$ cat design/flow/design.v
module mux #(parameter N = 32)(
    input  wire [N-1:0] a,
    input  wire [N-1:0] b,
    input  wire sel,
    output reg  [N-1:0] y
);
    always @(*) begin
        y = sel ? b : a;
    end
endmodule
module Extender(
    input  [23:0] Instr,
    input  [1:0]  ImmSrc,
    output reg [31:0] ExtImm
);
    always @(*) begin
        case (ImmSrc)
            2'b00: ExtImm = {24'b0, Instr[7:0]};
            2'b01: ExtImm = {20'b0, Instr[11:0]};
            2'b10: ExtImm = {{6{Instr[23]}}, Instr, 2'b00};
            default: ExtImm = 32'b0;
        endcase
    end
endmodule
module alu (
    input  [31:0] A,   
    input  [31:0] B,    
    input  [1:0]  ALUControl,
    output reg  [31:0] Result,
    output reg         N,     
    output reg         Z,     
    output reg         C,     
    output reg         V      
);
     reg [32:0] temp;
  always @(*) begin
   temp = 33'd0;
   case( ALUControl)
    2'b00: begin
     temp = {1'b0, A} + {1'b0, B};
     Result = A+B;
    end
    2'b01: begin
     temp = {1'b0, A} - {1'b0, B};
     Result = A-B;
    end
    2'b10: begin
     Result = A & B;
    end
    2'b11: begin
     Result = A | B;
    end
   endcase
    C = ~ALUControl[1] & temp[32];
    V =  ~(A[31]^B[31]^ALUControl[0]) & (A[31]^Result[31])&~ALUControl[1];
    N =  Result[31];
    Z = (Result==0);
  end
endmodule
module Register_file(
    input         clk,
    input         WE3,           
    input  [3:0]  A1,            
    input  [3:0]  A2,            
    input  [3:0]  A3,            
    input  [31:0] R15,           
    input  [31:0] WD3,           
    output [31:0] RD1,           
    output [31:0] RD2            
);
    reg [31:0] rf[0:15];
    integer i;
    assign RD1 = (A1 == 4'd15) ? R15 : rf[A1];
    assign RD2 = (A2 == 4'd15) ? R15 : rf[A2];
    always @(posedge clk) begin
        if (WE3 && (A3 != 4'd15)) begin
            rf[A3] <= WD3;
        end
    end
endmodule
module Datapath(
    input         clk,
    input         reset,
    input         PCSrc,
    input         MemtoReg,
    input         MemWrite,
    input         ALUSrc,
    input  [1:0]  ALUControl,
    input  [1:0]  ImmSrc,
    input         RegWrite,
    input  [1:0]  RegSrc,
    input  [31:0] Instr,
    input  [31:0] ReadData,
    output [31:0] PC,
    output [31:0] ALUResult,
    output [31:0] WriteData,
    output [31:0] SrcA,
    output [31:0] SrcB,
    output [31:0] ExtImm,
    output [31:0] RD1,
    output [31:0] RD2,
    output        N,
    output        Z,
    output        C,
    output        V
);
    wire [31:0] PCNext, PCPlus4, PCPlus8;
    wire [31:0] Result;
    wire [31:0] RD;
    wire [3:0] RA1, RA2;
    reg [31:0] PCReg;
    assign PC = PCReg;
    always @(posedge clk or posedge reset) begin
        if(reset) PCReg<=0;
        else PCReg <= PCNext;
    end
    assign PCPlus4 = PC + 32'd4;
    assign PCPlus8 = PC + 32'd8;
    assign RD = Instr;
    mux #(.N(4)) muxA (
        .a(RD[19:16]),
        .b(4'b1111),
        .sel(RegSrc[0]),
        .y(RA1)
    );
    mux #(.N(4)) muxB (
        .a(RD[3:0]),
        .b(RD[15:12]),
        .sel(RegSrc[1]),
        .y(RA2)
    );
    Register_file rf (
        .clk(clk),
        .WE3(RegWrite),
        .A1(RA1),
        .A2(RA2),
        .A3(RD[15:12]),
        .R15(PCPlus8),
        .WD3(Result),
        .RD1(RD1),
        .RD2(RD2)
    );
    assign SrcA = RD1;
    assign WriteData = RD2;
    Extender ext (
        .Instr(RD[23:0]),
        .ImmSrc(ImmSrc),
        .ExtImm(ExtImm)
    );
    mux #(.N(32)) muxSrcB (
        .a(RD2),
        .b(ExtImm),
        .sel(ALUSrc),
        .y(SrcB)
    );
    alu ALU_inst (
        .A(SrcA),
        .B(SrcB),
        .ALUControl(ALUControl),
        .Result(ALUResult),
        .N(N),
        .Z(Z),
        .C(C),
        .V(V)
    );
    mux #(.N(32)) muxResult (
        .a(ALUResult),
        .b(ReadData),
        .sel(MemtoReg),
        .y(Result)
    );
    mux #(.N(32)) muxPC (
        .a(PCPlus4),
        .b(Result),
        .sel(PCSrc),
        .y(PCNext)
    );
endmodule
module Condition_Check(
  input  [3:0] Cond,
  input        N, Z, C, V,
  output reg   CondEx
);
  always @(*) begin
    case(Cond)
      4'b0000: CondEx = Z;                     
      4'b0001: CondEx = ~Z;                    
      4'b0010: CondEx = C;                     
      4'b0011: CondEx = ~C;                    
      4'b0100: CondEx = N;                     
      4'b0101: CondEx = ~N;                    
      4'b0110: CondEx = V;                     
      4'b0111: CondEx = ~V;                    
      4'b1000: CondEx = C & ~Z;                
      4'b1001: CondEx = (~C) | Z;              
      4'b1010: CondEx = ~(N ^ V);              
      4'b1011: CondEx =  (N ^ V);              
      4'b1100: CondEx = (~Z) & ~(N ^ V);       
      4'b1101: CondEx = Z | (N ^ V);           
      4'b1110: CondEx = 1'b1;                  
      default: CondEx = 1'bx;
    endcase
  end
endmodule
module Decoder (
    input  [1:0] Op,
    input  [5:0] Funct,
    input  [3:0] Rd,
    output [1:0] FlagW,
    output       PCS,
    output       RegW,
    output       MemW,
    output       MemtoReg,
    output       ALUSrc,
    output [1:0] ImmSrc,
    output [1:0] RegSrc,
    output [1:0] ALUControl
);
    reg  [9:0] controls;
    reg  [1:0] FlagW_r;
    reg  [1:0] ALUControl_r;
    wire Branch;
    wire ALUOp;
    assign FlagW      = FlagW_r;
    assign ALUControl = ALUControl_r;
    always @(*) begin
        case (Op)
            2'b00: begin
                if (Funct[5])        
                    controls = 10'b0000101001;
                else                 
                    controls = 10'b0000001001;
            end
            2'b01: begin
                if (Funct[0])        
                    controls = 10'b0001111000;
                else                 
                    controls = 10'b1001110100;
            end
            2'b10: begin
                controls = 10'b0110100010;
            end
            default: begin
                controls = 10'b0000000000;
            end
        endcase
    end
    assign { RegSrc,
             ImmSrc,
             ALUSrc,
             MemtoReg,
             RegW,
             MemW,
             Branch,
             ALUOp } = controls;
    always @(*) begin
        if (ALUOp) begin
            case (Funct[4:1])
                4'b0100: ALUControl_r = 2'b00;  
                4'b0010: ALUControl_r = 2'b01;  
                4'b0000: ALUControl_r = 2'b10;  
                4'b1100: ALUControl_r = 2'b11;  
                default: ALUControl_r = 2'b00;
            endcase
            FlagW_r[1] = Funct[0];
            FlagW_r[0] = Funct[0] &
                        ((ALUControl_r == 2'b00) |
                         (ALUControl_r == 2'b01));
        end
        else begin
            ALUControl_r = 2'b00;
            FlagW_r      = 2'b00;
        end
    end
    assign PCS = ((Rd == 4'b1111) & RegW) | Branch;
endmodule
module Control_Unit(
   input clk,
   input reset,
   input [3:0]Rd,
   input  [1:0] Op,
   input  [5:0] Funct,
   input  [3:0] Cond,
   input  N, Z, C, V,
   output         PCSrc,
   output         MemtoReg,
   output         MemWrite,
   output  [1:0]  ALUControl,
   output  [1:0]  ImmSrc,
   output         RegWrite,
   output         ALUSrc,
   output  [1:0]  RegSrc
    );
    wire PCS;
    wire RegW;
    wire MemW;
    wire CondEx;
    wire [1:0] FlagW;
    wire [1:0] FlagWrite;
    reg N_reg, Z_reg, C_reg, V_reg;
    assign FlagWrite = FlagW & {CondEx, CondEx};
   assign PCSrc = PCS & CondEx;
   assign RegWrite = RegW & CondEx;
   assign MemWrite = MemW & CondEx;
    always @(posedge clk or posedge reset) begin
    if (reset) begin
        N_reg <= 1'b0;
        Z_reg <= 1'b0;
        C_reg <= 1'b0;
        V_reg <= 1'b0;
    end else begin
        if (FlagWrite[1]) begin
            N_reg <= N;
            Z_reg <= Z;
        end
        if (FlagWrite[0]) begin
            C_reg <= C;
            V_reg <= V;
        end
    end
end
    Decoder decoder(
        .Rd(Rd),
        .Op(Op),
        .Funct(Funct),
        .PCS(PCS),
        .RegW(RegW),
        .MemW(MemW),
        .MemtoReg(MemtoReg),
        .ALUSrc(ALUSrc),
        .ImmSrc(ImmSrc),
        .RegSrc(RegSrc),
        .ALUControl(ALUControl),
        .FlagW(FlagW)
    );
    Condition_Check cond_check(
        .Cond(Cond),
        .N(N_reg), .Z(Z_reg), .C(C_reg), .V(V_reg),
        .CondEx(CondEx)
    );
endmodule
module top (
    input         clk,
    input         reset,
    output [31:0] PC,
    input  [31:0] Instr,
    output        MemWrite,
    output [31:0] DataAdr,
    output [31:0] WriteData,
    input  [31:0] ReadData
);
    wire        PCSrc;
    wire        MemtoReg;
    wire [1:0]  ALUControl;
    wire [1:0]  ImmSrc;
    wire        RegWrite;
    wire        ALUSrc;
    wire [1:0]  RegSrc;
    wire [31:0] ALUResult;
    wire [31:0] SrcA, SrcB, ExtImm;
    wire [31:0] RD1, RD2;
    wire N, Z, C, V;
    assign DataAdr = ALUResult;
    wire [3:0]  Cond;
    wire [1:0]  Op;
    wire [5:0]  Funct;
    wire [3:0]  Rd;
    Datapath datapath_inst (
        .clk(clk),
        .reset(reset),
        .PCSrc(PCSrc),
        .MemtoReg(MemtoReg),
        .MemWrite(MemWrite),
        .ALUSrc(ALUSrc),
        .ALUControl(ALUControl),
        .ImmSrc(ImmSrc),
        .RegWrite(RegWrite),
        .RegSrc(RegSrc),
        .Instr(Instr),
        .N(N), .Z(Z), .C(C), .V(V),
        .PC(PC),
        .ALUResult(ALUResult),
        .WriteData(WriteData),
        .ReadData(ReadData),
        .SrcA(SrcA),
        .SrcB(SrcB),
        .ExtImm(ExtImm),
        .RD1(RD1),
        .RD2(RD2)
    );
    assign Cond  = Instr[31:28];
    assign Op    = Instr[27:26];
    assign Funct = { Instr[25], Instr[24:21], Instr[20] };  
    assign Rd    = Instr[15:12];
    Control_Unit control_inst (
        .clk(clk),
        .reset(reset),
        .Rd(Rd),
        .Op(Op),
        .Funct(Funct),
        .Cond(Cond),
        .N(N), .Z(Z), .C(C), .V(V),
        .PCSrc(PCSrc),
        .MemtoReg(MemtoReg),
        .MemWrite(MemWrite),
        .ALUControl(ALUControl),
        .ImmSrc(ImmSrc),
        .RegWrite(RegWrite),
        .ALUSrc(ALUSrc),
        .RegSrc(RegSrc)
    );
endmodule
$ cat design/flow/run.sh
#!/bin/bash
# the make line also repeats each setting of config.mk as NAME=value (left out here)
make -C /OpenROAD-flow-scripts/flow DESIGN_CONFIG=/design/flow/config.mk WORK_HOME=/design/flow/orfs CLKGATE_MAP_FILE= finish
$ cat design/flow/config.mk
export PLATFORM = sky130hd
export DESIGN_NAME = top
export DESIGN_NICKNAME = top
export VERILOG_FILES = /design/flow/design.v
export SDC_FILE = /design/flow/constraint.sdc
export NUM_CORES = 4
export LEC_CHECK = 0
export CAP_MARGIN = 20
export CORE_MARGIN = 2
export CORE_UTILIZATION = 50
export PLACE_DENSITY = 0.6
export SETUP_SLACK_MARGIN = 5
export SLEW_MARGIN = 20
$ cat design/flow/constraint.sdc
create_clock -name core_clock -period 6.06 [get_ports {clk}]
set_input_delay 1.2120 -clock core_clock [delete_from_list [all_inputs] [get_ports {clk}]]
set_output_delay 1.2120 -clock core_clock [all_outputs]
set_load 0.01 [all_outputs]
==> out/summary.txt, run 1 <==
Sw Share - 37.0%
Gate Count Post-Synth - 3,120
final setup vio count - 475
RSZ-0062 raised after global routing - true
r2r endpoint - datapath_inst.rf.rf[10][29]
total core area - 67,400 µm²
r2r setup slk - -1570 ps
Clk power - 3.88 mW
Seq/Total Area, Yosys - 47.0%
Flop pwr share - 28.2%
Mean Syn Cell Area - 11.0 µm²
Int Power - 11.6 mW
Core Util at FP - 50.7%
Top logic family - AND-OR/OR-AND gates
Crit. End Element - primary output
clock sink count - 541
Psw - 6.83 mW
setup total negative slack - -326,730 ps
most numerous cell in the Yosys netlist - edfxtp_1
CTS root buf - clkbuf_16
XOR-XNOR Cells, Area Fraction - 3.05%
DR vias - 35,900
placed inst area - 45,100 µm²
post-synth top area share - 44.4%
MaxCap Viol Count - 0
Mux area share - 15.6%
FP Rows - 95
WP depth - 30
Critical Path Start - Instr[27]
slew margin rel. - 27.9%
DIE HEIGHT - 265 µm
CP Class - in2out
clock share of power - 21.0%
Worst-path clk slew - 50 ps
worst-case clock buffer depth - 3
Cell Type Count - 98
#FFs+latches synth - 541
htree depth - 2
crit-path max FO - 7
Hold Crit Endpoint - control_inst.V_reg
Routed WL per cell - 33.5 µm
tool warnings - 37
cts hold-fix bufs - 0
residual antenna-violating net count after detailed routing - 0
die area - 70,500 µm²
CTS Buf Count - 59
Async SR Flop Fraction - 6.65%
Leak Pwr - 19.9 nW
Largest stage delay, worst path - 700 ps
clk latency of the worst-skew pair - 670 ps
Post-synth top cells - edfxtp_1 (505), nand2_1 (327), mux2i_1 (266), nor2_1 (155), a21oi_1 (143)
Critical Path RT - 4850 ps
period utilization - 135%
fmax - 122 MHz
Top cells by area - edfxtp_1 (44%), mux2i_1 (7.8%), mux4_2 (4.8%)
Clock Skew - 33.5 ps
total track usage - 48.0%
Reg2Reg Depth - 35
Yosys warnings - 9
DRT Pass-1 Iters - 7
CP top delay family - AND-OR/OR-AND gates
final hold vios - 0
Combinational Power Share - 50.8%
EDFF count, synth - 505
Commonest flop - edfxtp_1
largest net degree at the start of global routing - 41
simple-gate portion of the synthesized area - 11.5%
Post-Syn Area - 34,200 µm²
Seq group - 5.21 mW
TritonCTS clock tree - done
chip area line of the yosys report - 34,200 µm²
pwr/cell area - 370 nW/µm²
startpoint class of the critical path - input port
leading area contributor after synthesis - edfxtp_1
Hold Path Depth - 2
initial antenna violation count - 11
adder share - 2.09%
aoi share - 16.8%
Critical path buffers and inverters - 10
Worst Hold Launch - control_inst.V_reg
# Cells Yosys - 3,120
Port-buffer cells - 162
Logic power comb - 9.39 mW
crit path DAT - 6970 ps
Slew @ Worst Pin - 1080 ps
Nets - 4,396
Hold WC Path Type - reg2reg
Final WS setup - -2120 ps
WL final - 175 mm
first-pass GRT wire length - 242 mm
Initial DRC Count - 6,151
fin area - 49,900 µm²
Final Critical Period - 8180 ps
CP most frequent cell - buf_4
GRT overflow - 0
max-slew violations - 0
Util after Layout - 74.0%
worst setup path end - DataAdr[29]
outcome - failed layout checks
Vias/cell - 6.89
# fillers - 4,692
Max power group - combinational logic
vias in the first global route - 34,400
violated checks - setup timing
Reg2Reg Launch Point - datapath_inst.PCReg[3]
synth-to-layout area growth - 45.9%
Die X - 265 µm
Max VDD drop - 0.380 mV
io pins - 163
hpwl dp - 126 mm
# DRC - 0
critical path's slowest cell - a2111oi_1
GPL Wtd Cong - 1.07
-- cell type report --
type,instances,area [µm²],share of cell area [%]
Clock buffer,66,1500,3.01
Inverter,53,204,0.409
Timing Repair Buffer,1330,11800,23.7
Sequential cell,541,16100,32.2
Tap cell,873,1090,2.19
Multi-Input combinational cell,2299,18600,37.4
Antenna cell,10,25.0,0.0502
Clock inverter,41,562,1.13
-- layer usage --
| metal | vias to the layer above | GRT usage, % | routed length [µm] |
|---|---|---|---|
| li1 | 14500 | - | - |
| met1 | 17300 | 61.3 | 61300 |
| met2 | 3252 | 70.1 | 72900 |
| met3 | 807 | 18.6 | 28300 |
| met4 | 16 | 25.9 | 11900 |
| met5 | - | 0.762 | 137 |
-- stage by stage --
step | power (mW) | worst slack, ps | std cells | hold WS, ps
after floorplan | 8.30 | -1630 | 3144 | 492
after global placement | 12.8 | -3110 | 4959 | 540
after detailed placement | 12.9 | -3200 | 4959 | 547
after CTS | 17.2 | -1810 | 5146 | 563
after global routing | 18.9 | -2190 | 5204 | 586
final | 18.5 | -2120 | 5213 | 562
-- repair_timing --
item / CTS / global route
cloned: 5 / 4
gates resized: 271 / 213
setup buffers: 75 / 53
pin swaps: 90 / 87
endpoints found under the setup margin: 1154 / 1154
==> inputs of run 2 (changes only) <==
- ABC_AREA: not set -> 1
- CORE_ASPECT_RATIO: not set -> 0.89
- CORE_UTILIZATION: 50 -> 72
- CTS_CLUSTER_DIAMETER: not set -> 196
- CTS_CLUSTER_SIZE: not set -> 97
- PLACE_DENSITY: 0.6 -> 0.36
- SETUP_SLACK_MARGIN: 5 -> -0.33
- TNS_END_PERCENT: not set -> 10
- clock period: 6.06 -> 5.79 ns (I/O delays scaled with it)
==> run 2 against run 1 <==
Effect of this change: die size fell by 29%; synthesized cell count is 44% higher; the run now fails in global routing (5_1_grt); area after synthesis increased by 1.6%.
==> out/summary.txt, run 2 <==
placed inst area - 41,900 µm² (was 45,100 µm²)
Post-synth top cells - nand2_1 (1,180), inv_1 (629), edfxtp_1 (512), nand3_1 (507), o21ai_0 (393) (was edfxtp_1 (505), nand2_1 (327), mux2i_1 (266), nor2_1 (155), a21oi_1 (143))
Stopped at - global routing (5_1_grt)
Gate Count Post-Synth - 4,494 (was 3,120)
worst-case clock buffer depth - 3 (unchanged)
GRT overflow - 30
io pins - 163 (unchanged)
clock sink count - 548 (was 541)
DIE HEIGHT - 211 µm (was 265 µm)
most numerous cell in the Yosys netlist - nand2_1 (was edfxtp_1)
Mean Syn Cell Area - 7.73 µm² (was 11.0 µm²)
total core area - 47,400 µm² (was 67,400 µm²)
aoi share - 13.8% (was 16.8%)
leading area contributor after synthesis - edfxtp_1 (unchanged)
Seq/Total Area, Yosys - 46.8% (was 47.0%)
cts hold-fix bufs - 0 (unchanged)
FP Rows - 75 (was 95)
adder share - 1.68% (was 2.09%)
chip area line of the yosys report - 34,700 µm² (was 34,200 µm²)
total track usage - 82.9%
XOR-XNOR Cells, Area Fraction - 1.71% (was 3.05%)
Yosys warnings - 9 (unchanged)
hpwl dp - 102 mm (was 126 mm)
# Cells Yosys - 4,494 (was 3,120)
Top cells by area - edfxtp_1 (44%), nand2_1 (13%), nand3_1 (7.3%) (was edfxtp_1 (44%), mux2i_1 (7.8%), mux4_2 (4.8%))
CTS Buf Count - 9 (was 59)
htree depth - 1 (was 2)
post-synth top area share - 44.3% (was 44.4%)
Die X - 237 µm (was 265 µm)
simple-gate portion of the synthesized area - 25.4% (was 11.5%)
outcome - aborted with a tool error (was failed layout checks)
Post-Syn Area - 34,700 µm² (was 34,200 µm²)
Mux area share - 0% (was 15.6%)
Top logic family - simple AND/OR/NAND/NOR gates (was AND-OR/OR-AND gates)
Stop Error - [ERROR GRT-0116] Global routing finished with congestion. Check the congestion regions in the DRC Viewer.
EDFF count, synth - 512 (was 505)
#FFs+latches synth - 548 (was 541)
CTS root buf - clkbuf_16 (unchanged)
Async SR Flop Fraction - 6.57% (was 6.65%)
Cell Type Count - 59 (was 98)
Commonest flop - edfxtp_1 (unchanged)
die area - 50,000 µm² (was 70,500 µm²)
GPL Wtd Cong - 1.15 (was 1.07)
Port-buffer cells - 162 (unchanged)
Core Util at FP - 73.3% (was 50.7%)
==> run 2: through the flow <==
stage | util, % | hold slack (ps) | setup WS, ps | instances
after floorplan | - | 491 | -342 | 4525
after global placement | 88.4 | 549 | -2340 | 5709
after detailed placement | 88.4 | 544 | -2490 | 5709
after CTS | 94.5 | 611 | -1190 | 5853
==> run 2: per-layer routing <==
layer	global-route usage, %	overflow
met5	50.1	0
met4	79.9	15
met1	83.4	1
met3	73.7	9
met2	94.2	5
==> run 2: timing repair <==
action | CTS
pin swaps | 117
gates resized | 454
hold endpoints to repair | 0
setup endpoints to repair | 392
cloned | 14
buffers inserted | 121
==> inputs of run 3 (changes only) <==
- ABC_AREA: 1 -> not set
- CAP_MARGIN: 20 -> 5
- CORE_ASPECT_RATIO: 0.89 -> not set
- CORE_UTILIZATION: 72 -> 68
- CTS_CLUSTER_DIAMETER: 196 -> 200
- CTS_CLUSTER_SIZE: 97 -> 36
- PLACE_DENSITY: 0.36 -> not set
- SETUP_SLACK_MARGIN: -0.33 -> 1.64
- TNS_END_PERCENT: 10 -> not set
- clock period: 5.79 -> 5.63 ns (I/O delays scaled with it)
==> run 3 against run 2 <==
Effect of this change: the run again fails in global routing (5_1_grt); die size is 4.1% higher; area after synthesis is 1.6% lower; synthesized cell count is 31% lower.
==> out/summary.txt, run 3 <==
outcome - aborted with a tool error (unchanged)
Stopped at - global routing (5_1_grt) (unchanged)
Stop Error - [ERROR GRT-0116] Global routing finished with congestion. Check the congestion regions in the DRC Viewer. (unchanged)
total track usage - 78.6%
Seq/Total Area, Yosys - 47.0% (was 46.8%)
placed insts - 4,708 (was 5,709)
Async SR Flop Fraction - 6.65% (was 6.57%)
XOR-XNOR Cells, Area Fraction - 3.05% (was 1.71%)
Core Util at FP - 68.6% (was 73.3%)
Mean Syn Cell Area - 11.0 µm² (was 7.73 µm²)
htree depth - 1 (unchanged)
#FFs+latches synth - 541 (was 548)
aoi share - 16.8% (was 13.8%)
post-synth top area share - 44.4% (was 44.3%)
Post-Syn Area - 34,200 µm² (was 34,700 µm²)
adder share - 2.09% (was 1.68%)
die area - 52,100 µm² (was 50,000 µm²)
EDFF count, synth - 505 (was 512)
io pins - 163 (unchanged)
hpwl dp - 120 mm (was 102 mm)
CTS root buf - clkbuf_16 (unchanged)
CTS Buf Count - 19 (was 9)
chip area line of the yosys report - 34,200 µm² (was 34,700 µm²)
leading area contributor after synthesis - edfxtp_1 (unchanged)
Commonest flop - edfxtp_1 (unchanged)
Cell Type Count - 98 (was 59)
# Cells Yosys - 3,120 (was 4,494)
Top logic family - AND-OR/OR-AND gates (was simple AND/OR/NAND/NOR gates)
Top cells by area - edfxtp_1 (44%), mux2i_1 (7.8%), mux4_2 (4.8%) (was edfxtp_1 (44%), nand2_1 (13%), nand3_1 (7.3%))
most numerous cell in the Yosys netlist - edfxtp_1 (was nand2_1)
Mux area share - 15.6% (was 0%)
Die X - 228 µm (was 237 µm)
FP Rows - 82 (was 75)
worst-case clock buffer depth - 3 (unchanged)
total core area - 49,900 µm² (was 47,400 µm²)
Port-buffer cells - 162 (unchanged)
Gate Count Post-Synth - 3,120 (was 4,494)
Yosys warnings - 9 (unchanged)
Post-synth top cells - edfxtp_1 (505), nand2_1 (327), mux2i_1 (266), nor2_1 (155), a21oi_1 (143) (was nand2_1 (1,180), inv_1 (629), edfxtp_1 (512), nand3_1 (507), o21ai_0 (393))
simple-gate portion of the synthesized area - 11.5% (was 25.4%)
GRT overflow - 14
DIE HEIGHT - 228 µm (was 211 µm)
clock sink count - 541 (was 548)
GPL Wtd Cong - 1.23 (was 1.15)
## run 3: metrics by stage
step	TNS, ps	worst slack, ps	total power, mW	util [%]	area [µm²]
3_3_place_gp	-904980	-3040	13.3	89.0	44400
4_1_cts	-314960	-1990	16.0	93.1	46400
3_5_place_dp	-1061690	-3410	13.6	89.0	44400
2_1_floorplan	-347020	-1890	8.95	-	34600
## run 3: timing repair
action | CTS
cloned | 3
gates resized | 340
buffers inserted | 74
hold buffers | 0
pin swaps | 106
setup endpoints to repair | 848
## run 3: metal layers
layer / GRT overflow / track usage, %
met5: 1 / 37.8
met4: 8 / 74.0
met3: 1 / 66.8
met2: 4 / 92.9
met1: 0 / 79.6
==> inputs of run 4 (changes only) <==
- ABC_AREA: not set -> 1
- CAP_MARGIN: 5 -> 15
- CELL_PAD_IN_SITES_GLOBAL_PLACEMENT: not set -> 3
- CORE_UTILIZATION: 68 -> 40
- CTS_CLUSTER_DIAMETER: 200 -> not set
- CTS_CLUSTER_SIZE: 36 -> 18
- SETUP_SLACK_MARGIN: 1.64 -> 3.74
- clock period: 5.63 -> 14.9 ns (I/O delays scaled with it)
==> run 4 against run 3 <==
Effect of this change: the run now finishes clean; synthesized cell count is 44% higher; die size is 71% higher; area after synthesis is 1.6% higher.
==> out/summary.txt, run 4 <==
Initial DRC Count - 3,923
outcome - no timing/DRC/antenna violations (was aborted with a tool error)
fmax - 90.5 MHz
total core area - 86,500 µm² (was 49,900 µm²)
die area - 89,200 µm² (was 52,100 µm²)
chip area line of the yosys report - 34,700 µm² (was 34,200 µm²)
logic area - 16,800 µm²
Int Power - 3.74 mW
Core Util at FP - 40.2% (was 68.6%)
crit path DAT - 8070 ps
Reg2Reg Launch Point - datapath_inst.PCReg[3]
first-pass GRT wire length - 232 mm
CP Class - in2out
Worst Hold Launch - control_inst.Z_reg
r2r endpoint - datapath_inst.rf.rf[15][31]
leading area contributor after synthesis - edfxtp_1 (unchanged)
clock share of power - 26.7%
Vias/cell - 5.66
max-slew violations - 0
aoi share - 13.8% (was 16.8%)
period utilization - 74.2%
adder share - 1.68% (was 2.09%)
total track usage - 36.4%
Crit. End Element - primary output
DRT Pass-1 Iters - 6
Post-Syn Area - 34,700 µm² (was 34,200 µm²)
register area - 16,300 µm²
Flop pwr share - 33.8%
Post-synth top cells - nand2_1 (1,180), inv_1 (629), edfxtp_1 (512), nand3_1 (507), o21ai_0 (393) (was edfxtp_1 (505), nand2_1 (327), mux2i_1 (266), nor2_1 (155), a21oi_1 (143))
Cell Type Count - 59 (was 98)
slew margin rel. - 21.5%
Worst-path clk slew - 60 ps
#FFs+latches synth - 548 (was 541)
clock sink count - 548 (was 541)
Mux area share - 0% (was 15.6%)
most numerous cell in the Yosys netlist - nand2_1 (was edfxtp_1)
Hold WC Path Type - reg2reg
Seq group - 2.09 mW
Gate Count Post-Synth - 4,494 (was 3,120)
DR vias - 33,900
MaxCap Viol Count - 0
CTS root buf - clkbuf_16 (unchanged)
crit-path max FO - 16
Final Critical Period - 11,050 ps
GPL Wtd Cong - 0.979 (was 1.23)
fin area - 43,500 µm²
Largest stage delay, worst path - 430 ps
grt met3 use - 5.62%
n_diodes - 0
FP Rows - 108 (was 82)
Psw - 2.44 mW
placed inst area - 37,800 µm² (was 44,400 µm²)
Commonest flop - edfxtp_1 (unchanged)
post-synth top area share - 44.3% (was 44.4%)
Sw Share - 39.5%
Reg2Reg Depth - 31
final setup vio count - 0
cts hold-fix bufs - 0 (unchanged)
Max VDD drop - 0.110 mV
setup total negative slack - 0 ps
Combinational Power Share - 39.5%
worst-case clock buffer depth - 3 (unchanged)
Hold Crit Endpoint - control_inst.Z_reg
Critical Path Start - Instr[1]
TritonCTS clock tree - done
Routed WL per cell - 27.8 µm
Top logic family - simple AND/OR/NAND/NOR gates (was AND-OR/OR-AND gates)
Clock Skew - 36.4 ps
Clk power - 1.65 mW
DIE HEIGHT - 299 µm (was 228 µm)
Max power group - combinational logic
Die X - 299 µm (was 228 µm)
final hold vios - 0
clk latency of the worst-skew pair - 640 ps
io pins - 163 (unchanged)
worst setup path end - DataAdr[27]
critical path's slowest cell - dlygate4sd2_1
GRT busiest layer - met2
Top cells by area - edfxtp_1 (44%), nand2_1 (13%), nand3_1 (7.3%) (was edfxtp_1 (44%), mux2i_1 (7.8%), mux4_2 (4.8%))
GRT overflow - 0
Leak Pwr - 18.6 nW
# DRC - 0
Nets - 4,899
simple-gate portion of the synthesized area - 25.4% (was 11.5%)
RSZ-0062 raised after global routing - false
residual antenna-violating net count after detailed routing - 0
CTS Buf Count - 67 (was 19)
Critical path buffers and inverters - 11
initial antenna violation count - 1
Mean Syn Cell Area - 7.73 µm² (was 11.0 µm²)
# fillers - 8,562
# Cells Yosys - 4,494 (was 3,120)
XOR-XNOR Cells, Area Fraction - 1.71% (was 3.05%)
Async SR Flop Fraction - 6.57% (was 6.65%)
WP depth - 32
Hold Path Depth - 2
Yosys warnings - 9 (unchanged)
synth-to-layout area growth - 25.3%
startpoint class of the critical path - input port
largest net degree at the start of global routing - 105
Port-buffer cells - 162 (unchanged)
Seq/Total Area, Yosys - 46.8% (was 47.0%)
hpwl dp - 105 mm (was 120 mm)
EDFF count, synth - 512 (was 505)
pwr/cell area - 142 nW/µm²
Logic power comb - 2.44 mW
WL final - 167 mm
r2r setup slk - 8310 ps
Critical Path RT - 11,920 ps
tool warnings - 39
met1 Usage GRT - 49.8%
htree depth - 3 (was 1)
vias in the first global route - 31,600
Slew @ Worst Pin - 1170 ps
CP top delay family - buffers and inverters
GRT met2 Usage - 56.4%
==> run 4: cell type report <==
cell class,count,area share (%)
Inverter,647,5.68
Clock buffer,85,4.10
Tap cell,1155,3.32
Multi-Input combinational cell,3105,38.5
Sequential cell,548,37.4
Clock inverter,36,0.825
Timing Repair Buffer,418,10.2
==> run 4: per-stage QoR <==
stage	setup WS (ps)	power [mW]	hold slack, ps	instances	utilization [%]
2_1_floorplan	4920	3.14	491	4525	-
3_3_place_gp	1430	4.21	568	5709	43.7
3_5_place_dp	1500	4.20	562	5709	43.7
4_1_cts	3670	6.03	585	5936	48.8
5_1_grt	3710	6.41	620	5994	50.3
6_report	3850	6.18	576	5994	50.3
==> run 4: what timing repair did <==
action                     CTS  global route
pin swaps                   70            89
setup endpoints to repair   31            27
gates resized              341           188
setup buffers               88            47
cloned                      18            11
==> run 4: per-layer routing <==
| metal | routed length (µm) | vias up | part of all wire [%] |
|---|---|---|---|
| met5 | 0 | - | 0 |
| met4 | 9510 | 0 | 5.7 |
| met3 | 13200 | 336 | 7.9 |
| met2 | 74000 | 1564 | 44 |
| met1 | 70100 | 16500 | 42 |
| li1 | - | 15500 | - |
==> inputs of run 5 (changes only) <==
- ABC_AREA: 1 -> 0
- CAP_MARGIN: 15 -> 30
- CELL_PAD_IN_SITES_GLOBAL_PLACEMENT: 3 -> 1
- CORE_UTILIZATION: 40 -> 58
- CTS_CLUSTER_DIAMETER: not set -> 60
- CTS_CLUSTER_SIZE: 18 -> 54
- GPL_TIMING_DRIVEN: not set -> 1
- PLACE_DENSITY_LB_ADDON: not set -> 0.18
- SETUP_SLACK_MARGIN: 3.74 -> -0.2
- TNS_END_PERCENT: not set -> 50
- clock period: 14.9 -> 5.79 ns (I/O delays scaled with it)
==> run 5 against run 4 <==
Effect of this change: now fails the layout checks on setup timing; clock-buffer cell count fell by 37; die size fell by 32%; setup slack got worse by 6200 ps; cell count fell by 17%; flip-flop count fell by 7; synthesized cell count fell by 31%; combinational power rose to 3.6 times the previous value; sequential share of layout area fell by 3.6 points; non-clock buffer count rose by 790; sequential power rose to 2.6 times the previous value.
==> out/summary.txt, run 5 <==
Cell Type Count - 98 (was 59)
Hold Crit Endpoint - control_inst.C_reg (was control_inst.Z_reg)
Crit. End Element - primary output (unchanged)
Reg2Reg Launch Point - datapath_inst.PCReg[3] (unchanged)
CTS Buf Count - 45 (was 67)
setup total negative slack - -410,540 ps (was 0 ps)
Logic power comb - 8.78 mW (was 2.44 mW)
Commonest flop - edfxtp_1 (unchanged)
final setup vio count - 496 (was 0)
most numerous cell in the Yosys netlist - edfxtp_1 (was nand2_1)
Sw Share - 38.9% (was 39.5%)
violated checks - setup timing
cts hold-fix bufs - 0 (unchanged)
Int Power - 10.8 mW (was 3.74 mW)
Clock Skew - 33.3 ps (was 36.4 ps)
Final WS setup - -2360 ps (was 3850 ps)
top layer reached by signal wires - met5 (was met4)
tool warnings - 37 (was 39)
Final Power - 17.7 mW (was 6.18 mW)
GPL Wtd Cong - 1.14 (was 0.979)
Die X - 247 µm (was 299 µm)
XOR-XNOR Cells, Area Fraction - 3.05% (was 1.71%)
crit path DAT - 7000 ps (was 8070 ps)
CTS root buf - clkbuf_16 (unchanged)
clock share of power - 19.7% (was 26.7%)
Async SR Flop Fraction - 6.65% (was 6.57%)
met3 wire length - 33.3 mm (was 13.2 mm)
Worst-path clk slew - 70 ps (was 60 ps)
Mean Syn Cell Area - 11.0 µm² (was 7.73 µm²)
slew margin rel. - 16.9% (was 21.5%)
Initial DRC Count - 8,162 (was 3,923)
largest net degree at the start of global routing - 43 (was 105)
# Cells Yosys - 3,120 (was 4,494)
hpwl dp - 117 mm (was 105 mm)
worst-case clock buffer depth - 3 (unchanged)
Core Util at FP - 58.9% (was 40.2%)
Flop pwr share - 30.7% (was 33.8%)
DR WL met2 - 65.5 mm (was 74.0 mm)
Final Critical Period - 8150 ps
crit-path max FO - 10 (was 16)
outcome - failed layout checks (was no timing/DRC/antenna violations)
total track usage - 53.5% (was 36.4%)
Gate Count Post-Synth - 3,120 (was 4,494)
Port-buffer cells - 162 (unchanged)
vias in the first global route - 35,400 (was 31,600)
r2r endpoint - control_inst.Z_reg (was datapath_inst.rf.rf[15][31])
RSZ-0062 raised after global routing - true (was false)
CP top delay family - simple AND/OR/NAND/NOR gates (was buffers and inverters)
Critical Path RT - 4630 ps (was 11,920 ps)
fmax - 123 MHz
critical path's slowest cell - or4_4 (was dlygate4sd2_1)
WP depth - 29 (was 32)
Worst Hold Launch - control_inst.C_reg (was control_inst.Z_reg)
Combinational Power Share - 49.6% (was 39.5%)
synth-to-layout area growth - 39.1% (was 25.3%)
adder share - 2.09% (was 1.68%)
residual antenna-violating net count after detailed routing - 0 (unchanged)
r2r setup slk - -1190 ps (was 8310 ps)
clock sink count - 541 (was 548)
CP most frequent cell - buf_4
DR vias - 37,000 (was 33,900)
simple-gate portion of the synthesized area - 11.5% (was 25.4%)
clk latency of the worst-skew pair - 670 ps (was 640 ps)
MaxCap Viol Count - 0 (unchanged)
post-synth top area share - 44.4% (was 44.3%)
worst setup path end - DataAdr[24] (was DataAdr[27])
Critical path buffers and inverters - 9 (was 11)
htree depth - 2 (was 3)
initial antenna violation count - 13 (was 1)
EDFF count, synth - 505 (was 512)
Vias/cell - 7.47 (was 5.66)
period utilization - 141% (was 74.2%)
Clk power - 3.49 mW (was 1.65 mW)
DIE HEIGHT - 247 µm (was 299 µm)
# fillers - 3,205 (was 8,562)
Critical Path Start - Instr[14] (was Instr[1])
#FFs+latches synth - 541 (was 548)
GRT overflow - 0 (unchanged)
max-slew violations - 0 (unchanged)
Leak Pwr - 18.7 nW (was 18.6 nW)
total core area - 58,000 µm² (was 86,500 µm²)
chip area line of the yosys report - 34,200 µm² (was 34,700 µm²)
Post-Syn Area - 34,200 µm² (was 34,700 µm²)
final hold vios - 0 (unchanged)
aoi share - 16.8% (was 13.8%)
FP Rows - 88 (was 108)
first-pass GRT wire length - 234 mm (was 232 mm)
Routed WL per cell - 33.8 µm (was 27.8 µm)
CP Class - in2out (unchanged)
TritonCTS clock tree - done (unchanged)
# DRC - 0 (unchanged)
Nets - 4,256 (was 4,899)
Max VDD drop - 0.653 mV (was 0.110 mV)
Top logic family - AND-OR/OR-AND gates (was simple AND/OR/NAND/NOR gates)
Mux area share - 15.6% (was 0%)
WL final - 168 mm (was 167 mm)
DRT Pass-1 Iters - 13 (was 6)
Top cells by area - edfxtp_1 (44%), mux2i_1 (7.8%), mux4_2 (4.8%) (was edfxtp_1 (44%), nand2_1 (13%), nand3_1 (7.3%))
Hold Path Depth - 2 (unchanged)
Seq group - 5.45 mW (was 2.09 mW)
Post-synth top cells - edfxtp_1 (505), nand2_1 (327), mux2i_1 (266), nor2_1 (155), a21oi_1 (143) (was nand2_1 (1,180), inv_1 (629), edfxtp_1 (512), nand3_1 (507), o21ai_0 (393))
Hold WC Path Type - reg2reg (unchanged)
pwr/cell area - 373 nW/µm² (was 142 nW/µm²)
Yosys warnings - 9 (unchanged)
die area - 60,900 µm² (was 89,200 µm²)
Seq/Total Area, Yosys - 47.0% (was 46.8%)
Largest stage delay, worst path - 540 ps (was 430 ps)
startpoint class of the critical path - input port (unchanged)
Slew @ Worst Pin - 1240 ps (was 1170 ps)
Max power group - combinational logic (unchanged)
Psw - 6.90 mW (was 2.44 mW)
io pins - 163 (unchanged)
Reg2Reg Depth - 29 (was 31)
Met1 Wirelength - 50.9 mm (was 70.1 mm)
leading area contributor after synthesis - edfxtp_1 (unchanged)
-- run 5: routing by layer --
layer / track usage [%] / up-vias
met2: 74.4 / 4236
met4: 39.2 / 18
met5: 2.78 / -
met3: 30.3 / 1503
li1: - / 14200
met1: 61.1 / 17000
-- run 5: through the flow --
step	hold slack [ps]	instance area [µm²]	utilization [%]	std cells	worst slack, ps
floorplan	492	34600	-	3144	-1810
global placement	525	44400	76.5	4794	-3170
detailed placement	539	44400	76.6	4795	-3380
CTS	555	46800	80.6	4914	-2090
global route	599	47500	81.9	4947	-2410
finish	550	47500	81.9	4955	-2360
-- run 5: timing repair --
| action | in CTS | in global routing |
|---|---|---|
| endpoints found under the setup margin | 525 | 473 |
| setup buffers | 33 | 37 |
| pin swaps | 61 | 54 |
| gates resized | 217 | 117 |
| gates cloned | 3 | 0 |
-- run 5: layout make-up --
cell class | count | area, µm² | share of cell area (%)
timing repair buffer | 1208 | 10500 | 22.0
sequential | 541 | 16100 | 33.8
clock inverter | 36 | 483 | 1.02
inverter | 53 | 215 | 0.453
tap | 765 | 957 | 2.01
multi-input combinational | 2295 | 18200 | 38.2
antenna | 9 | 22.5 | 0.0474
clock buffer | 48 | 1180 | 2.48
==> inputs of run 6 (changes only) <==
- CTS_CLUSTER_SIZE: 54 -> not set
- SETUP_SLACK_MARGIN: -0.2 -> not set
- clock period: 5.79 -> 5.82 ns (I/O delays scaled with it)
==> run 6 against run 5 <==
Effect of this change: still fails the layout checks on setup timing; setup slack worse by 810 ps; critical path depth down 2; clock-buffer cell count is 24 higher; clock skew increased by 62 ps; global-route usage grew 2.4 points; flip-flop count is the same; synthesized cell count unchanged; combinational power up 5.6%; largest cell class unchanged; largest power group unchanged.
==> out/summary.txt, run 6 <==
Combinational Power Share - 48.7% (was 49.6%)
Leak Pwr - 19.4 nW (was 18.7 nW)
tool warnings - 37 (unchanged)
Top logic family - AND-OR/OR-AND gates (unchanged)
worst hold slack - 563 ps (was 550 ps)
CTS Buf Count - 60 (was 45)
WL final - 179 mm (was 168 mm)
CP top delay family - buffers and inverters (was simple AND/OR/NAND/NOR gates)
Seq group - 5.46 mW (was 5.45 mW)
Seq/Total Area, Yosys - 47.0% (unchanged)
clock sink count - 541 (unchanged)
Clock Skew - 95.0 ps (was 33.3 ps)
Hold Crit Endpoint - control_inst.C_reg (unchanged)
fmax - 111 MHz
Post-synth top cells - edfxtp_1 (505), nand2_1 (327), mux2i_1 (266), nor2_1 (155), a21oi_1 (143) (unchanged)
Initial DRC Count - 8,612 (was 8,162)
Slew @ Worst Pin - 1030 ps (was 1240 ps)
Sw Share - 38.0% (was 38.9%)
Gate Count Post-Synth - 3,120 (unchanged)
largest net degree at the start of global routing - 43 (unchanged)
Psw - 7.24 mW (was 6.90 mW)
die area - 60,900 µm² (unchanged)
hpwl dp - 118 mm (was 117 mm)
vias in the first global route - 37,100 (was 35,400)
post-synth top area share - 44.4% (unchanged)
Flop pwr share - 28.7% (was 30.7%)
DRT Pass-1 Iters - 17 (was 13)
Mean Syn Cell Area - 11.0 µm² (unchanged)
Nets - 4,325 (was 4,256)
total track usage - 56.0% (was 53.5%)
Critical path buffers and inverters - 9 (unchanged)
GRT overflow - 0 (unchanged)
final hold vios - 0 (unchanged)
Worst Hold Launch - control_inst.C_reg (unchanged)
Yosys warnings - 9 (unchanged)
CTS root buf - clkbuf_16 (unchanged)
Critical Path RT - 4660 ps (was 4630 ps)
# Cells Yosys - 3,120 (unchanged)
Logic power comb - 9.27 mW (was 8.78 mW)
slew margin rel. - 30.9% (was 16.9%)
clock share of power - 22.7% (was 19.7%)
Top cells by area - edfxtp_1 (44%), mux2i_1 (7.8%), mux4_2 (4.8%) (unchanged)
Final Power - 19.0 mW (was 17.7 mW)
simple-gate portion of the synthesized area - 11.5% (unchanged)
startpoint class of the critical path - input port (unchanged)
most numerous cell in the Yosys netlist - edfxtp_1 (unchanged)
synth-to-layout area growth - 42.6% (was 39.1%)
Commonest flop - edfxtp_1 (unchanged)
adder share - 2.09% (unchanged)
Vias/cell - 7.66 (was 7.47)
Cell Type Count - 98 (unchanged)
Core Util at FP - 58.9% (unchanged)
# DRC - 0 (unchanged)
Max power group - combinational logic (unchanged)
Worst-path clk slew - 60 ps (was 70 ps)
Int Power - 11.8 mW (was 10.8 mW)
crit path DAT - 7830 ps (was 7000 ps)
pre-CTS setup slack - -3250 ps (was -3380 ps)
Routed WL per cell - 35.5 µm (was 33.8 µm)
final setup vio count - 544 (was 496)
Final WS setup - -3170 ps (was -2360 ps)
period utilization - 154% (was 141%)
setup total negative slack - -787,660 ps (was -410,540 ps)
Largest stage delay, worst path - 850 ps (was 540 ps)
Max VDD drop - 0.643 mV (was 0.653 mV)
worst setup path end - DataAdr[21] (was DataAdr[24])
worst-case clock buffer depth - 3 (unchanged)
Util after Layout - 84.0% (was 81.9%)
XOR-XNOR Cells, Area Fraction - 3.05% (unchanged)
Port-buffer cells - 162 (unchanged)
Async SR Flop Fraction - 6.65% (unchanged)
Post-Syn Area - 34,200 µm² (unchanged)
critical path's slowest cell - nand4_1 (was or4_4)
Die X - 247 µm (unchanged)
htree depth - 2 (unchanged)
Reg2Reg Launch Point - datapath_inst.PCReg[3] (unchanged)
DR vias - 38,500 (was 37,000)
DIE HEIGHT - 247 µm (unchanged)
aoi share - 16.8% (unchanged)
clk latency of the worst-skew pair - 750 ps (was 670 ps)
WP depth - 27 (was 29)
#FFs+latches synth - 541 (unchanged)
r2r setup slk - -1390 ps (was -1190 ps)
Hold WC Path Type - reg2reg (unchanged)
CP Class - in2out (unchanged)
crit-path max FO - 4 (was 10)
Clk power - 4.32 mW (was 3.49 mW)
Hold Path Depth - 2 (unchanged)
CP most frequent cell - buf_4 (unchanged)
Critical Path Start - Instr[3] (was Instr[14])
Reg2Reg Depth - 27 (was 29)
RSZ-0062 raised after global routing - true (unchanged)
MaxCap Viol Count - 0 (unchanged)
total core area - 58,000 µm² (unchanged)
io pins - 163 (unchanged)
residual antenna-violating net count after detailed routing - 0 (unchanged)
violated checks - setup timing (unchanged)
max-slew violations - 0 (unchanged)
TritonCTS clock tree - done (unchanged)
chip area line of the yosys report - 34,200 µm² (unchanged)
cts hold-fix bufs - 0 (unchanged)
Final Critical Period - 8990 ps
pwr/cell area - 391 nW/µm² (was 373 nW/µm²)
EDFF count, synth - 505 (unchanged)
Mux area share - 15.6% (unchanged)
first-pass GRT wire length - 244 mm (was 234 mm)
initial antenna violation count - 11 (was 13)
Crit. End Element - primary output (unchanged)
outcome - failed layout checks (unchanged)
GPL Wtd Cong - 1.16 (was 1.14)
FP Rows - 88 (unchanged)
r2r endpoint - control_inst.Z_reg (unchanged)
leading area contributor after synthesis - edfxtp_1 (unchanged)
run 6: timing repair:
action	in CTS	in global routing
pin swaps	101	87
cloned	2	0
buffers inserted	88	35
endpoints found under the setup margin	533	512
gates resized	331	97
run 6: area by class of cell:
type	instances	area (µm²)
antenna	5	12.5
clock buffer	72	1570
clock inverter	41	619
fill	2937	9280
inverter	53	211
multi-input combinational	2294	18400
sequential	541	16100
tap	765	957
timing repair buffer	1263	10900
run 6: layer usage:
metal	up-vias	global-route usage, %	part of all wire [%]
li1	14400	-	-
met1	17700	63.1	30
met2	4652	75.7	38
met3	1787	32.9	20
met4	24	44.9	11
met5	-	5.80	0.36
run 6: stage by stage:
step / instances / area, µm²
finish: 5034 / 48700
global route: 5030 / 48700
CTS: 5005 / 48000
detailed placement: 4805 / 44400
global placement: 4802 / 44400
floorplan: 3144 / 34600
==> inputs of run 7 (changes only) <==
- CELL_PAD_IN_SITES_GLOBAL_PLACEMENT: 1 -> 0
- CORE_UTILIZATION: 58 -> 72
- CTS_CLUSTER_SIZE: not set -> 54
- SETUP_SLACK_MARGIN: not set -> -0.2
- clock period: 5.82 -> 8.25 ns (I/O delays scaled with it)
==> run 7 against run 6 <==
Effect of this change: the run now fails in global routing (5_1_grt); die size fell by 19%; synthesized cell count did not move; area after synthesis did not move.
==> out/summary.txt, run 7 <==
worst-case clock buffer depth - 3 (unchanged)
Async SR Flop Fraction - 6.65% (unchanged)
Core Util at FP - 73.1% (was 58.9%)
Cell Type Count - 98 (unchanged)
die area - 49,200 µm² (was 60,900 µm²)
Top logic family - AND-OR/OR-AND gates (unchanged)
placed inst area - 41,300 µm² (was 44,400 µm²)
Stop Error - [ERROR GRT-0116] Global routing finished with congestion. Check the congestion regions in the DRC Viewer.
# Cells Yosys - 3,120 (unchanged)
hpwl dp - 111 mm (was 118 mm)
Die X - 222 µm (was 247 µm)
chip area line of the yosys report - 34,200 µm² (unchanged)
XOR-XNOR Cells, Area Fraction - 3.05% (unchanged)
Commonest flop - edfxtp_1 (unchanged)
GRT overflow - 948
aoi share - 16.8% (unchanged)
Stopped at - global routing (5_1_grt)
Post-Syn Area - 34,200 µm² (unchanged)
total track usage - 93.5%
Seq/Total Area, Yosys - 47.0% (unchanged)
DIE HEIGHT - 222 µm (was 247 µm)
EDFF count, synth - 505 (unchanged)
placed insts - 4,305 (was 4,805)
#FFs+latches synth - 541 (unchanged)
adder share - 2.09% (unchanged)
CTS Buf Count - 39 (was 60)
Mean Syn Cell Area - 11.0 µm² (unchanged)
htree depth - 2 (unchanged)
Yosys warnings - 9 (unchanged)
Post-synth top cells - edfxtp_1 (505), nand2_1 (327), mux2i_1 (266), nor2_1 (155), a21oi_1 (143) (unchanged)
post-synth top area share - 44.4% (unchanged)
GPL Wtd Cong - 1.25 (was 1.16)
clock sink count - 541 (unchanged)
FP Rows - 79 (was 88)
most numerous cell in the Yosys netlist - edfxtp_1 (unchanged)
outcome - aborted with a tool error (was failed layout checks)
leading area contributor after synthesis - edfxtp_1 (unchanged)
total core area - 46,800 µm² (was 58,000 µm²)
Port-buffer cells - 162 (unchanged)
Mux area share - 15.6% (unchanged)
Top cells by area - edfxtp_1 (44%), mux2i_1 (7.8%), mux4_2 (4.8%) (unchanged)
CTS root buf - clkbuf_16 (unchanged)
io pins - 163 (unchanged)
simple-gate portion of the synthesized area - 11.5% (unchanged)
Gate Count Post-Synth - 3,120 (unchanged)
cts hold-fix bufs - 0 (unchanged)
==> run 7: metrics by stage <==
| stage | power (mW) | hold slack, ps | setup slack, ps | util [%] |
|---|---|---|---|---|
| 4_1_cts | 11.0 | 578 | -814 | 94.4 |
| 3_3_place_gp | 8.51 | 533 | -1690 | 88.3 |
| 2_1_floorplan | 6.03 | 492 | -333 | - |
| 3_5_place_dp | 8.71 | 545 | -1880 | 88.4 |
==> run 7: routing by layer <==
metal | track usage [%] | overflow
met1 | 92.2 | 81
met4 | 93.8 | 287
met5 | 70.9 | 9
met3 | 88.6 | 89
met2 | 101 | 482
==> run 7: repair_timing <==
item | CTS
gates resized | 279
endpoints found under the setup margin | 33
pin swaps | 71
buffers inserted | 67
gates cloned | 5
==> inputs of run 8 (changes only) <==
- ABC_AREA: 0 -> not set
- CAP_MARGIN: 30 -> 20
- CORE_MARGIN: 2 -> 10
- CORE_UTILIZATION: 72 -> 34
- CTS_CLUSTER_DIAMETER: 60 -> 287
- CTS_CLUSTER_SIZE: 54 -> 75
- GPL_ROUTABILITY_DRIVEN: not set -> 0
- GPL_TIMING_DRIVEN: 1 -> 0
- MIN_ROUTING_LAYER: not set -> met2
- PLACE_DENSITY_LB_ADDON: 0.18 -> 0.29
- SETUP_SLACK_MARGIN: -0.2 -> 2.12
- SLEW_MARGIN: 20 -> 5
- TNS_END_PERCENT: 50 -> 90
- clock period: 8.25 -> 15.3 ns (I/O delays scaled with it)
==> run 8 against run 7 <==
Effect of this change: the run again fails in global routing (5_1_grt); synthesized cell count did not move; area after synthesis is the same; die size up 130%.
==> out/summary.txt, run 8 <==
Top logic family - AND-OR/OR-AND gates (unchanged)
#FFs+latches synth - 541 (unchanged)
die area - 114,000 µm² (was 49,200 µm²)
Mean Syn Cell Area - 11.0 µm² (unchanged)
Port-buffer cells - 152 (was 162)
total track usage - 56.7%
worst-case clock buffer depth - 3 (unchanged)
EDFF count, synth - 505 (unchanged)
Yosys warnings - 9 (unchanged)
aoi share - 16.8% (unchanged)
# Cells Yosys - 3,120 (unchanged)
GRT overflow - 338
Stop Error - [ERROR GRT-0116] Global routing finished with congestion. Check the congestion regions in the DRC Viewer. (unchanged)
Async SR Flop Fraction - 6.65% (unchanged)
Die X - 337 µm (was 222 µm)
Top cells by area - edfxtp_1 (44%), mux2i_1 (7.8%), mux4_2 (4.8%) (unchanged)
cts hold-fix bufs - 0 (unchanged)
Post-synth top cells - edfxtp_1 (505), nand2_1 (327), mux2i_1 (266), nor2_1 (155), a21oi_1 (143) (unchanged)
placed insts - 4,673 (was 4,305)
hpwl dp - 137 mm (was 111 mm)
Gate Count Post-Synth - 3,120 (unchanged)
adder share - 2.09% (unchanged)
placed inst area - 38,700 µm² (was 41,300 µm²)
Commonest flop - edfxtp_1 (unchanged)
Seq/Total Area, Yosys - 47.0% (unchanged)
FP Rows - 116 (was 79)
Core Util at FP - 34.2% (was 73.1%)
chip area line of the yosys report - 34,200 µm² (unchanged)
XOR-XNOR Cells, Area Fraction - 3.05% (unchanged)
most numerous cell in the Yosys netlist - edfxtp_1 (unchanged)
outcome - aborted with a tool error (unchanged)
simple-gate portion of the synthesized area - 11.5% (unchanged)
Mux area share - 15.6% (unchanged)
htree depth - 1 (was 2)
Stopped at - global routing (5_1_grt) (unchanged)
total core area - 100,000 µm² (was 46,800 µm²)
clock sink count - 541 (unchanged)
CTS Buf Count - 11 (was 39)
Cell Type Count - 98 (unchanged)
CTS root buf - clkbuf_16 (unchanged)
Post-Syn Area - 34,200 µm² (unchanged)
post-synth top area share - 44.4% (unchanged)
DIE HEIGHT - 337 µm (was 222 µm)
leading area contributor after synthesis - edfxtp_1 (unchanged)
io pins - 163 (unchanged)
[run 8: layer usage]
| layer | GRT usage, % | GRT overflow |
|---|---|---|
| met3 | 63.2 | 268 |
| met5 | 54.2 | 35 |
| met2 | 58.1 | 21 |
| met1 | - | - |
| met4 | 43.4 | 14 |
[run 8: per-stage QoR]
stage / TNS (ps) / setup slack, ps
3_5_place_dp: -5020 / -973
2_1_floorplan: 0 / 3460
3_3_place_gp: -12190 / -1390
4_1_cts: 0 / 1980
[run 8: repair_timing]
action | CTS
cloned | 0
pin swaps | 19
hold endpoints to repair | 0
endpoints found under the setup margin | 32
gates resized | 249
buffers inserted | 34
==> inputs of run 9 (changes only) <==
- ABC_AREA: not set -> 1
- CELL_PAD_IN_SITES_GLOBAL_PLACEMENT: 0 -> not set
- CORE_ASPECT_RATIO: not set -> 0.5
- CORE_MARGIN: 10 -> 2
- CORE_UTILIZATION: 34 -> 67
- CTS_CLUSTER_DIAMETER: 287 -> 196
- CTS_CLUSTER_SIZE: 75 -> 97
- GPL_ROUTABILITY_DRIVEN: 0 -> not set
- GPL_TIMING_DRIVEN: 0 -> not set
- MIN_ROUTING_LAYER: met2 -> not set
- PLACE_DENSITY: not set -> 0.36
- PLACE_DENSITY_LB_ADDON: 0.29 -> not set
- SETUP_SLACK_MARGIN: 2.12 -> -0.33
- SLEW_MARGIN: 5 -> 20
- TNS_END_PERCENT: 90 -> 10
- clock period: 15.3 -> 5.79 ns (I/O delays scaled with it)
==> run 9 against run 8 <==
Effect of this change: the run again fails in global routing (5_1_grt); die size is 53% lower; synthesized cell count is 44% higher; area after synthesis up 1.6%.
==> out/summary.txt, run 9 <==
outcome - aborted with a tool error (unchanged)
Stopped at - global routing (5_1_grt) (unchanged)
Seq/Total Area, Yosys - 46.8% (was 47.0%)
EDFF count, synth - 512 (was 505)
chip area line of the yosys report - 34,700 µm² (was 34,200 µm²)
FP Rows - 58 (was 116)
clock sink count - 548 (was 541)
placed insts - 5,834 (was 4,673)
Die X - 326 µm (was 337 µm)
total core area - 50,700 µm² (was 100,000 µm²)
adder share - 1.68% (was 2.09%)
Post-synth top cells - nand2_1 (1,180), inv_1 (629), edfxtp_1 (512), nand3_1 (507), o21ai_0 (393) (was edfxtp_1 (505), nand2_1 (327), mux2i_1 (266), nor2_1 (155), a21oi_1 (143))
die area - 53,800 µm² (was 114,000 µm²)
Cell Type Count - 59 (was 98)
Top cells by area - edfxtp_1 (44%), nand2_1 (13%), nand3_1 (7.3%) (was edfxtp_1 (44%), mux2i_1 (7.8%), mux4_2 (4.8%))
Port-buffer cells - 162 (was 152)
io pins - 163 (unchanged)
DIE HEIGHT - 165 µm (was 337 µm)
CTS root buf - clkbuf_16 (unchanged)
Mean Syn Cell Area - 7.73 µm² (was 11.0 µm²)
Post-Syn Area - 34,700 µm² (was 34,200 µm²)
worst-case clock buffer depth - 3 (unchanged)
Gate Count Post-Synth - 4,494 (was 3,120)
hpwl dp - 102 mm (was 137 mm)
leading area contributor after synthesis - edfxtp_1 (unchanged)
aoi share - 13.8% (was 16.8%)
Mux area share - 0% (was 15.6%)
Top logic family - simple AND/OR/NAND/NOR gates (was AND-OR/OR-AND gates)
GPL Wtd Cong - 1.17
htree depth - 1 (unchanged)
simple-gate portion of the synthesized area - 25.4% (was 11.5%)
Yosys warnings - 9 (unchanged)
XOR-XNOR Cells, Area Fraction - 1.71% (was 3.05%)
most numerous cell in the Yosys netlist - nand2_1 (was edfxtp_1)
Async SR Flop Fraction - 6.57% (was 6.65%)
Core Util at FP - 68.5% (was 34.2%)
#FFs+latches synth - 548 (was 541)
Commonest flop - edfxtp_1 (unchanged)
post-synth top area share - 44.3% (was 44.4%)
# Cells Yosys - 4,494 (was 3,120)
CTS Buf Count - 9 (was 11)
run 9: timing repair:
action / 4_1_cts
pin swaps: 128
hold buffers: 0
setup buffers: 102
resized: 488
endpoints found under the setup margin: 443
gates cloned: 6
run 9: per-stage QoR:
stage | hold slack [ps] | cell area, µm² | worst slack (ps) | utilization, %
2_1_floorplan | 491 | 35000 | -342 | -
3_3_place_gp | 524 | 42400 | -2320 | 83.6
3_5_place_dp | 536 | 42400 | -2380 | 83.6
4_1_cts | 595 | 44800 | -1290 | 88.2
==> inputs of run 10 (changes only) <==
- ABC_AREA: 1 -> 0
- CORE_ASPECT_RATIO: 0.5 -> 0.98
- CORE_MARGIN: 2 -> 3
- CTS_CLUSTER_DIAMETER: 196 -> 233
- CTS_CLUSTER_SIZE: 97 -> not set
- MIN_ROUTING_LAYER: not set -> met2
- PLACE_DENSITY: 0.36 -> not set
- PLACE_DENSITY_LB_ADDON: not set -> 0.27
- SETUP_SLACK_MARGIN: -0.33 -> 0.32
- TNS_END_PERCENT: 10 -> not set
- clock period: 5.79 -> 6.33 ns (I/O delays scaled with it)
==> run 10 against run 9 <==
Effect of this change: the run again fails in global routing (5_1_grt); die size about the same; area after synthesis decreased by 1.6%; synthesized cell count decreased by 31%.
==> out/summary.txt, run 10 <==
Stop Error - [ERROR GRT-0116] Global routing finished with congestion. Check the congestion regions in the DRC Viewer.
XOR-XNOR Cells, Area Fraction - 3.05% (was 1.71%)
DIE HEIGHT - 230 µm (was 165 µm)
worst-case clock buffer depth - 3 (unchanged)
htree depth - 2 (was 1)
FP Rows - 81 (was 58)
GRT overflow - 7,476
placed inst area - 43,500 µm² (was 42,400 µm²)
Gate Count Post-Synth - 3,120 (was 4,494)
Post-synth top cells - edfxtp_1 (505), nand2_1 (327), mux2i_1 (266), nor2_1 (155), a21oi_1 (143) (was nand2_1 (1,180), inv_1 (629), edfxtp_1 (512), nand3_1 (507), o21ai_0 (393))
total track usage - 124%
Top logic family - AND-OR/OR-AND gates (was simple AND/OR/NAND/NOR gates)
Seq/Total Area, Yosys - 47.0% (was 46.8%)
hpwl dp - 120 mm (was 102 mm)
io pins - 163 (unchanged)
EDFF count, synth - 505 (was 512)
total core area - 50,200 µm² (was 50,700 µm²)
Mux area share - 15.6% (was 0%)
#FFs+latches synth - 541 (was 548)
GPL Wtd Cong - 1.39 (was 1.17)
adder share - 2.09% (was 1.68%)
clock sink count - 541 (was 548)
Die X - 234 µm (was 326 µm)
post-synth top area share - 44.4% (was 44.3%)
Port-buffer cells - 162 (unchanged)
Core Util at FP - 68.1% (was 68.5%)
Stopped at - global routing (5_1_grt) (unchanged)
aoi share - 16.8% (was 13.8%)
CTS root buf - clkbuf_16 (unchanged)
# Cells Yosys - 3,120 (was 4,494)
Async SR Flop Fraction - 6.65% (was 6.57%)
Yosys warnings - 9 (unchanged)
die area - 53,800 µm² (about the same)
pre-CTS setup slack - -2850 ps (was -2380 ps)
simple-gate portion of the synthesized area - 11.5% (was 25.4%)
Commonest flop - edfxtp_1 (unchanged)
placed insts - 4,615 (was 5,834)
cts hold-fix bufs - 0 (unchanged)
Mean Syn Cell Area - 11.0 µm² (was 7.73 µm²)
Top cells by area - edfxtp_1 (44%), mux2i_1 (7.8%), mux4_2 (4.8%) (was edfxtp_1 (44%), nand2_1 (13%), nand3_1 (7.3%))
chip area line of the yosys report - 34,200 µm² (was 34,700 µm²)
outcome - aborted with a tool error (unchanged)
leading area contributor after synthesis - edfxtp_1 (unchanged)
CTS Buf Count - 56 (was 9)
most numerous cell in the Yosys netlist - edfxtp_1 (was nand2_1)
Cell Type Count - 98 (was 59)
Post-Syn Area - 34,200 µm² (was 34,700 µm²)
==> run 10: timing repair <==
item,CTS
pin swaps,89
endpoints found under the setup margin,566
gates resized,334
gates cloned,6
setup buffers,65
==> run 10: per-stage QoR <==
step / total power [mW] / utilization [%]
after floorplan: 7.90 / -
after global placement: 11.7 / 86.6
after detailed placement: 12.1 / 86.6
after CTS: 16.1 / 93.6
==> run 10: per-layer routing <==
metal  overflow  global-route usage [%]
met1          -                       -
met2       2538                     119
met3       3795                     144
met4        887                     108
met5        256                     117
==> inputs of run 11 (changes only) <==
- CAP_MARGIN: 20 -> 30
- CELL_PAD_IN_SITES_GLOBAL_PLACEMENT: not set -> 3
- CORE_ASPECT_RATIO: 0.98 -> not set
- CORE_MARGIN: 3 -> 7
- CORE_UTILIZATION: 67 -> 36
- CTS_CLUSTER_DIAMETER: 233 -> 60
- GPL_TIMING_DRIVEN: not set -> 0
- MIN_ROUTING_LAYER: met2 -> not set
- PLACE_DENSITY: not set -> 0.73
- PLACE_DENSITY_LB_ADDON: 0.27 -> not set
- SETUP_SLACK_MARGIN: 0.32 -> 2.65
- SLEW_MARGIN: 20 -> 25
- TNS_END_PERCENT: not set -> 90
- clock period: 6.33 -> 13.1 ns (I/O delays scaled with it)
==> run 11 against run 10 <==
Effect of this change: the run now finishes clean; synthesized cell count unchanged; area after synthesis unchanged; die size up 93%.
==> out/summary.txt, run 11 <==
Worst-path clk slew - 40 ps
Worst Hold Launch - control_inst.V_reg
Slew @ Worst Pin - 1120 ps
hpwl dp - 161 mm (was 120 mm)
worst-case clock buffer depth - 3 (unchanged)
Mux area share - 15.6% (unchanged)
Final Critical Period - 11,760 ps
Async SR Flop Fraction - 6.65% (unchanged)
startpoint class of the critical path - input port
total core area - 93,700 µm² (was 50,200 µm²)
Routed WL per cell - 44.4 µm
Flop pwr share - 30.3%
Nets - 3,755
Max VDD drop - 0.124 mV
Sw Share - 40.2%
CTS Buf Count - 72 (was 56)
Largest stage delay, worst path - 880 ps
r2r endpoint - control_inst.Z_reg
outcome - no timing/DRC/antenna violations (was aborted with a tool error)
Top cells by area - edfxtp_1 (44%), mux2i_1 (7.8%), mux4_2 (4.8%) (unchanged)
final setup vio count - 0
total track usage - 40.6%
residual antenna-violating net count after detailed routing - 0
Vias/cell - 6.95
WL final - 220 mm
Critical path buffers and inverters - 6
CP top delay family - buffers and inverters
Hold Crit Endpoint - control_inst.V_reg
Reg2Reg Depth - 32
placed insts - 4,663 (was 4,615)
clk latency of the worst-skew pair - 680 ps
Hold WC Path Type - reg2reg
crit path DAT - 9140 ps
final hold vios - 0
#FFs+latches synth - 541 (unchanged)
vias in the first global route - 32,100
Core Util at FP - 36.5% (was 68.1%)
clock sink count - 541 (unchanged)
Hold Path Depth - 2
synth-to-layout area growth - 32.8%
htree depth - 3 (was 2)
critical path's slowest cell - clkbuf_1
fin cells - 4,963
pwr/cell area - 180 nW/µm²
crit-path max FO - 10
XOR-XNOR Cells, Area Fraction - 3.05% (unchanged)
leading area contributor after synthesis - edfxtp_1 (unchanged)
slew margin rel. - 25.0%
Critical Path RT - 10,480 ps
clock share of power - 26.0%
Top logic family - AND-OR/OR-AND gates (unchanged)
die area - 104,000 µm² (was 53,800 µm²)
# fillers - 8,580
Logic power comb - 3.57 mW
Commonest flop - edfxtp_1 (unchanged)
Yosys warnings - 9 (unchanged)
# Cells Yosys - 3,120 (unchanged)
adder share - 2.09% (unchanged)
Die X - 322 µm (was 234 µm)
worst setup path end - DataAdr[29]
period utilization - 89.8%
initial antenna violation count - 15
Mean Syn Cell Area - 11.0 µm² (unchanged)
worst hold slack - 558 ps
Critical Path Start - Instr[19]
Reg2Reg Launch Point - datapath_inst.PCReg[5]
DIE HEIGHT - 322 µm (was 230 µm)
CP most frequent cell - clkbuf_1
Initial DRC Count - 5,399
post-synth top area share - 44.4% (unchanged)
Psw - 3.28 mW
DR vias - 34,500
Crit. End Element - primary output
simple-gate portion of the synthesized area - 11.5% (unchanged)
GPL Wtd Cong - 1.02 (was 1.39)
Int Power - 4.88 mW
aoi share - 16.8% (unchanged)
Gate Count Post-Synth - 3,120 (unchanged)
EDFF count, synth - 505 (unchanged)
cts hold-fix bufs - 0 (unchanged)
Seq group - 2.48 mW
Max power group - combinational logic
chip area line of the yosys report - 34,200 µm² (unchanged)
Post-synth top cells - edfxtp_1 (505), nand2_1 (327), mux2i_1 (266), nor2_1 (155), a21oi_1 (143) (unchanged)
CTS root buf - clkbuf_16 (unchanged)
most numerous cell in the Yosys netlist - edfxtp_1 (unchanged)
r2r setup slk - 4910 ps
Leak Pwr - 16.5 nW
Seq/Total Area, Yosys - 47.0% (unchanged)
Cell Type Count - 98 (unchanged)
CP cell instances - clkbuf_1, clkbuf_1, clkbuf_2, clkbuf_1, o221ai_1, nand2_1, a2bb2oi_2, nor2_1, ha_2, a21oi_1, o21ai_0, nand3_1, a41o_1, o21ai_4, buf_4, a31o_2, a21oi_1, xnor2_1, o2bb2ai_2, buf_2
FP Rows - 112 (was 81)
Combinational Power Share - 43.7%
Port-buffer cells - 152 (was 162)
TritonCTS clock tree - done
Clock Skew - 37.7 ps
MaxCap Viol Count - 0
WP depth - 20
io pins - 163 (unchanged)
largest net degree at the start of global routing - 23
# DRC - 0
CP Class - in2out
DRT Pass-1 Iters - 7
tool warnings - 38
first-pass GRT wire length - 288 mm
max-slew violations - 0
fmax - 85.0 MHz
RSZ-0062 raised after global routing - true
Post-Syn Area - 34,200 µm² (unchanged)
GRT overflow - 0
Clk power - 2.12 mW
[run 11: repair_timing]
item,in CTS,in global routing
endpoints found under the setup margin,452,29
resized,582,89
buffers inserted,125,31
pin swaps,88,48
[run 11: metal layers]
metal | GRT usage, % | vias up | wire length (µm)
met3 | 14.9 | 783 | 30700
met5 | 0.740 | - | 248
li1 | - | 13300 | -
met1 | 52.5 | 17400 | 82800
met4 | 23.4 | 22 | 16300
met2 | 58.5 | 2996 | 90100
[run 11: final cells by class]
cell class / instances / area [µm²] / share of cell area (%)
clock inverter: 43 / 554 / 1.22
tap: 1254 / 1570 / 3.46
sequential: 541 / 16100 / 35.4
clock buffer: 89 / 1920 / 4.23
buffer: 257 / 2100 / 4.62
inverter: 53 / 203 / 0.447
multi-input combinational: 2293 / 18600 / 40.9
timing repair buffer: 425 / 4400 / 9.69
antenna: 8 / 20.0 / 0.0441
[run 11: metrics by stage]
stage	instance area [µm²]	util, %	power, mW	TNS, ps	setup WS, ps
after floorplan	34400	-	3.79	0	2580
after global placement	37500	40.0	5.29	-244020	-2960
after detailed placement	39400	42.1	5.41	-24100	-1540
after CTS	44700	47.7	7.88	0	1690
after global routing	45400	48.4	8.29	0	1370
final	45400	48.4	8.17	0	1340
Power figures rest on the tool's default switching activity, not on a simulated workload.
